Setup of build 57:
Design comm_top, start of the top module:
module comm_top(
  input wire sys_clk,
  input wire sys_clk_rst,
  input wire rst,
  input wire bit_in, 
  output wire bit_out, 
  output wire [7:0] data_trans, 
  output wire [7:0] data_recev 
);
  wire [15:0] en_hamming_code; 
  wire [13:0] de_hamming_code; 
Tx_top my_Tx_top(
  .sys_clk(sys_clk),
  .sys_clk_rst(sys_clk_rst),
  .rst(rst),
  .data_out(data_trans), 
  .hammingcode(en_hamming_code),
  .fsk_out(bit_out) 
);
Rx_top my_Rx_top(
  .sys_clk(sys_clk),
  .sys_clk_rst(sys_clk_rst),
  .rst(rst),
  .bit_in(bit_in), 
  .hammingcode(de_hamming_code),
  .sig_out(data_recev) 
);
endmodule
Size: ~150 flip-flops, roughly 21 I/O pins, ~8300 um^2 of cells after synthesis.
==> flow/config.mk <==
export PLATFORM = sky130hd
export DESIGN_NAME = comm_top
export DESIGN_NICKNAME = comm_top
export VERILOG_FILES = /design/flow/design.v
export SDC_FILE = /design/flow/constraint.sdc
export NUM_CORES = 4
export LEC_CHECK = 0
export ABC_AREA = 1
export CAP_MARGIN = 20
export CORE_MARGIN = 2
export CORE_UTILIZATION = 72
export CTS_CLUSTER_DIAMETER = 400
export CTS_CLUSTER_SIZE = 98
export SETUP_SLACK_MARGIN = -0.23
export SLEW_MARGIN = 20
==> flow/constraint.sdc <==
create_clock -name core_clock -period 2.33 [get_ports {sys_clk}]
set_input_delay 0.4660 -clock core_clock [delete_from_list [all_inputs] [get_ports {sys_clk}]]
set_output_delay 0.4660 -clock core_clock [all_outputs]
set_load 0.01 [all_outputs]
run.sh (not shown) runs the stock make flow with config.mk's settings and CLKGATE_MAP_FILE=.
The layout from build 57, despite a flow that completed every stage, fails the layout checks, with the failing checks listed as setup timing.
Relative to build 57, the following input files were edited for build 36:
--- a/flow/config.mk
+++ b/flow/config.mk
@@ -10,6 +10,8 @@
 export CORE_MARGIN = 2
 export CORE_UTILIZATION = 72
-export CTS_CLUSTER_DIAMETER = 400
-export CTS_CLUSTER_SIZE = 98
-export SETUP_SLACK_MARGIN = -0.23
-export SLEW_MARGIN = 20
+export CTS_CLUSTER_DIAMETER = 384
+export CTS_CLUSTER_SIZE = 19
+export HOLD_SLACK_MARGIN = 0.29
+export PLACE_DENSITY = 0.78
+export SETUP_SLACK_MARGIN = -0.12
+export SLEW_MARGIN = 40
Findings:
- Critical path depth came out exactly the same in build 57 and build 36.
- What the final checks of build 36 revealed, after a flow that finished every stage, was a layout that fails on setup timing.
- Diff build 57 -> build 36: wire length moved up, worst relative slew slack was more or less identical.
[inputs] build 94 vs build 36
--- a/flow/config.mk
+++ b/flow/config.mk
@@ -9,9 +9,6 @@
 export CAP_MARGIN = 20
 export CORE_MARGIN = 2
-export CORE_UTILIZATION = 72
+export CORE_UTILIZATION = 70
 export CTS_CLUSTER_DIAMETER = 384
 export CTS_CLUSTER_SIZE = 19
-export HOLD_SLACK_MARGIN = 0.29
-export PLACE_DENSITY = 0.78
-export SETUP_SLACK_MARGIN = -0.12
-export SLEW_MARGIN = 40
+export SLEW_MARGIN = 20
[summary]
- From the logs: build 94 reached the end of the flow and failed the layout checks with setup timing.
- On cell area after layout, build 94 and build 36 are neck and neck.
- Of the two values seen for top power consumer group, clock was produced by build 94 and sequential cells by build 36.
- Build 94: area used by multi-input combinational logic is about 0.33% higher than what build 36 reported.
- In the floorplan summary, build 94 is listed with a die area greater than that of build 36.
- Build 94: part of the total power dissipated in the clock network 1.9 points above build 36
- Build 36 and build 94 ended up with roughly the same insertion delay at the late pin of the worst-skew pair.
- The run with more setup slack is build 94; build 36 has less.
- The run showing the greater multi-input gate share of the layout cell area is build 94.
For build 16, these inputs were changed with respect to build 94:
--- a/flow/config.mk
+++ b/flow/config.mk
@@ -6,9 +6,6 @@
 export NUM_CORES = 4
 export LEC_CHECK = 0
-export ABC_AREA = 1
 export CAP_MARGIN = 20
 export CORE_MARGIN = 2
-export CORE_UTILIZATION = 70
-export CTS_CLUSTER_DIAMETER = 384
-export CTS_CLUSTER_SIZE = 19
+export CORE_UTILIZATION = 32
 export SLEW_MARGIN = 20
==> flow/constraint.sdc <==
create_clock -name core_clock -period 4.2 [get_ports {sys_clk}]
set_input_delay 0.8400 -clock core_clock [delete_from_list [all_inputs] [get_ports {sys_clk}]]
set_output_delay 0.8400 -clock core_clock [all_outputs]
set_load 0.01 [all_outputs]
### Flow results
The flow did not stop early for build 16: all stages ran, and the layout cleared the timing, DRC and antenna checks. Re yosys synthesis chip area: build 16 is about 3.7% down on build 94. Compared with build 94, in build 16 total power now sits lower, via count fell by about 28%. The critical path capture point comes out my_Rx_top.my_S2P.temp_reg[3] in one run and my_Rx_top.my_S2P.temp_reg[2] in the other, namely in build 16 and build 94 respectively.

## job 788
comm_top again, from the RTL that the note above started with.
Settings: LEC_CHECK=0, ABC_AREA=1, CAP_MARGIN=20, CORE_MARGIN=2, CORE_UTILIZATION=72, CTS_CLUSTER_DIAMETER=202, CTS_CLUSTER_SIZE=16, PLACE_DENSITY=0.37, SETUP_SLACK_MARGIN=0.51, SLEW_MARGIN=20; clock period 2.91 ns.
Complete run, failing final checks: job 788, reason setup timing.
Relative to job 788, the following input files were edited for job 2388:
- PLACE_DENSITY no longer set, was 0.37
- SETUP_SLACK_MARGIN now -0.2, was 0.51
- CTS_CLUSTER_SIZE no longer set, was 16
- ABC_AREA no longer set, was 1
- the clock period (ns, I/O delays scaled along) now 3.07, was 2.91
[summary]
Final checks on job 788, whose flow otherwise completed, came back failing, citing setup timing. Job 2388 finished all stages; layout check result: FAIL, due to setup timing. Job 2388 against job 788: number of rows in the core area shows a reduction of 1, required time at the worst-slack endpoint shows an increase of 0.25 ns, share of synthesized cell area in and-or and or-and compound cells shows no meaningful change, utilization of the core after routing shows a reduction of 0.84 points, worst clock skew shows a reduction of 0.0045 ns. Summary: register-to-register path setup slack, job 2388 worse than job 788. Against job 788, job 2388 reports a number of tap cells added at floorplan that is lower. Any difference in flip-flop count between job 2388 and job 788 is small enough to ignore. Final clock period utilization by the worst path ends up higher on job 2388. Job 2388 vs job 788 — average vias per placed instance rose 0.44.
diff inputs: job 2388 => job 1711
- a deleted SETUP_SLACK_MARGIN that had been -0.2
- a deleted CTS_CLUSTER_DIAMETER that had been 202
- a change of CORE_UTILIZATION from 72 to 60
- a change of the clock period (ns, I/O delays scaled along) from 3.07 to 4.22
Notes after the runs:
- Of job 1711 and job 2388, only job 1711 finishes the flow clean.
- Across both runs, count of clock-buffer cells in the layout was lower for job 1711 than for job 2388.
- Weighted congestion at the end of routability-driven global placement ended up 2.0% higher on job 1711 than on job 2388.
- Higher final clock period utilization by the worst path was reported by job 2388, not job 1711.
- When job 1711 is set beside job 2388, its worst-case setup margin in the final layout turns out to be 0.74 ns larger.
- Against job 2388, job 1711 comes in 1.8 points lower on met3 demand-to-capacity share in global routing.
- Relative to job 2388, job 1711 improves worst slack on hold paths.
- From job 2388 to job 1711 the numbers moved as follows: multiplexer fraction of the synthesized cell area has remained practically unchanged, total power has decreased.
- In job 1711, the number of cells upsized or downsized after cts came out 3 below the value in job 2388.
- Re standard cell core area: job 2388 was lower than job 1711.
diff inputs: job 1711 => job 7174
- CORE_UTILIZATION now 40, was 60
- the clock period (ns, I/O delays scaled along) now 10.0, was 4.22
[summary]
Job 7174 completed; timing, DRC and antenna clean. Job 1711 finished every step from synthesis to the final layout, and the layout passed the timing, DRC and antenna checks. Job 7174 against job 1711: measured slew at the worst slew-check pin now larger, well tap count rose 89. When the final numbers for job 1711 and job 7174 were put side by side, the final hold slack turned out to be smaller in job 7174. Non-clock buffer count delta for job 7174 relative to job 1711: 8 lower. Any difference in register share of the cell area between job 1711 and job 7174 is small enough to ignore. Job 7174 ended up with a lower via-per-instance ratio than job 1711 did. Cell-internal power for job 7174: 1.5 mW down relative to job 1711. Diff job 1711 -> job 7174 | total die size | increase of about 50%.
Here is what was changed in the inputs of job 6059 compared with job 7174.
- CAP_MARGIN now 5, was 20
- TNS_END_PERCENT now 30, previously not set
- SLEW_MARGIN now 0, was 20
- PLACE_DENSITY now 0.35, previously not set
- CTS_CLUSTER_SIZE now 98, previously not set
- CORE_ASPECT_RATIO now 0.5, previously not set
- CTS_CLUSTER_DIAMETER now 324, previously not set
- CORE_MARGIN now 5, was 2
- CORE_UTILIZATION now 59, was 40
--- outcome ---
Job 6059 closes out successfully: all stages finished, all timing, DRC and antenna checks passed. Between job 6059 and job 7174, the difference in depth of the worst hold-timing path is negligible. Lower row count among job 6059 and job 7174: job 6059. Going from job 7174 to job 6059, worst-margin pin slew increased by 0.091 ns relative to the old numbers; xor and xnor area share after synthesis closely matched the old numbers; total cell area at the placement stage decreased by 130 µm² relative to the old numbers; smallest setup slack after layout increased by 0.12 ns relative to the old numbers. Between job 6059 and job 7174, it is job 6059 whose shortest period the worst path allows is lower, by 0.12 ns. Per-cell routed wire length (job 6059 / job 7174): 1.08. ~same combinational share of power in job 6059 and job 7174. Job 6059 against job 7174: buffer count excluding the clock tree in the final layout lost 8.0%; chip footprint lost about 24%.
Modified inputs, job 9170 compared to job 6059
- SETUP_SLACK_MARGIN: unset -> 3.0
- SLEW_MARGIN: 0 -> 20
- PLACE_DENSITY: 0.35 -> unset
- CAP_MARGIN: 5 -> 20
- CORE_UTILIZATION: 59 -> 40
- TNS_END_PERCENT: 30 -> unset
- CTS_CLUSTER_DIAMETER: 324 -> unset
- CTS_CLUSTER_SIZE: 98 -> unset
- CORE_MARGIN: 5 -> 2
### Flow results
- Looking at critical path capture point, the my_Rx_top.my_S2P.temp_reg[5]$_DFFE_PP0P_ result is from job 9170; the my_Rx_top.my_S2P.temp_reg[9]$_DFFE_PP0P_ one comes from job 6059.
- Job 9170 vs job 6059, row count went up by 20%.
- On routed wire length, the higher figure sits with job 9170, not job 6059.
- Proportion of synthesized area in mux cells: job 6059 vs job 9170, no meaningful difference
- Diff job 6059 -> job 9170: signed area change from the synthesized netlist to the final layout climbed 1.6 points, core box area climbed 45%, fraction of the cycle the final worst path needs climbed 1.2 points.
- Measured against each other, job 9170 and job 6059 differ in number of global-route vias before repair, the higher figure coming from job 9170.
- Job 9170: multi-input gate share of the layout cell area 0.62 points below job 6059
- Switching part of the total ends up lower on job 6059.
Power and IR drop assume default switching activity.
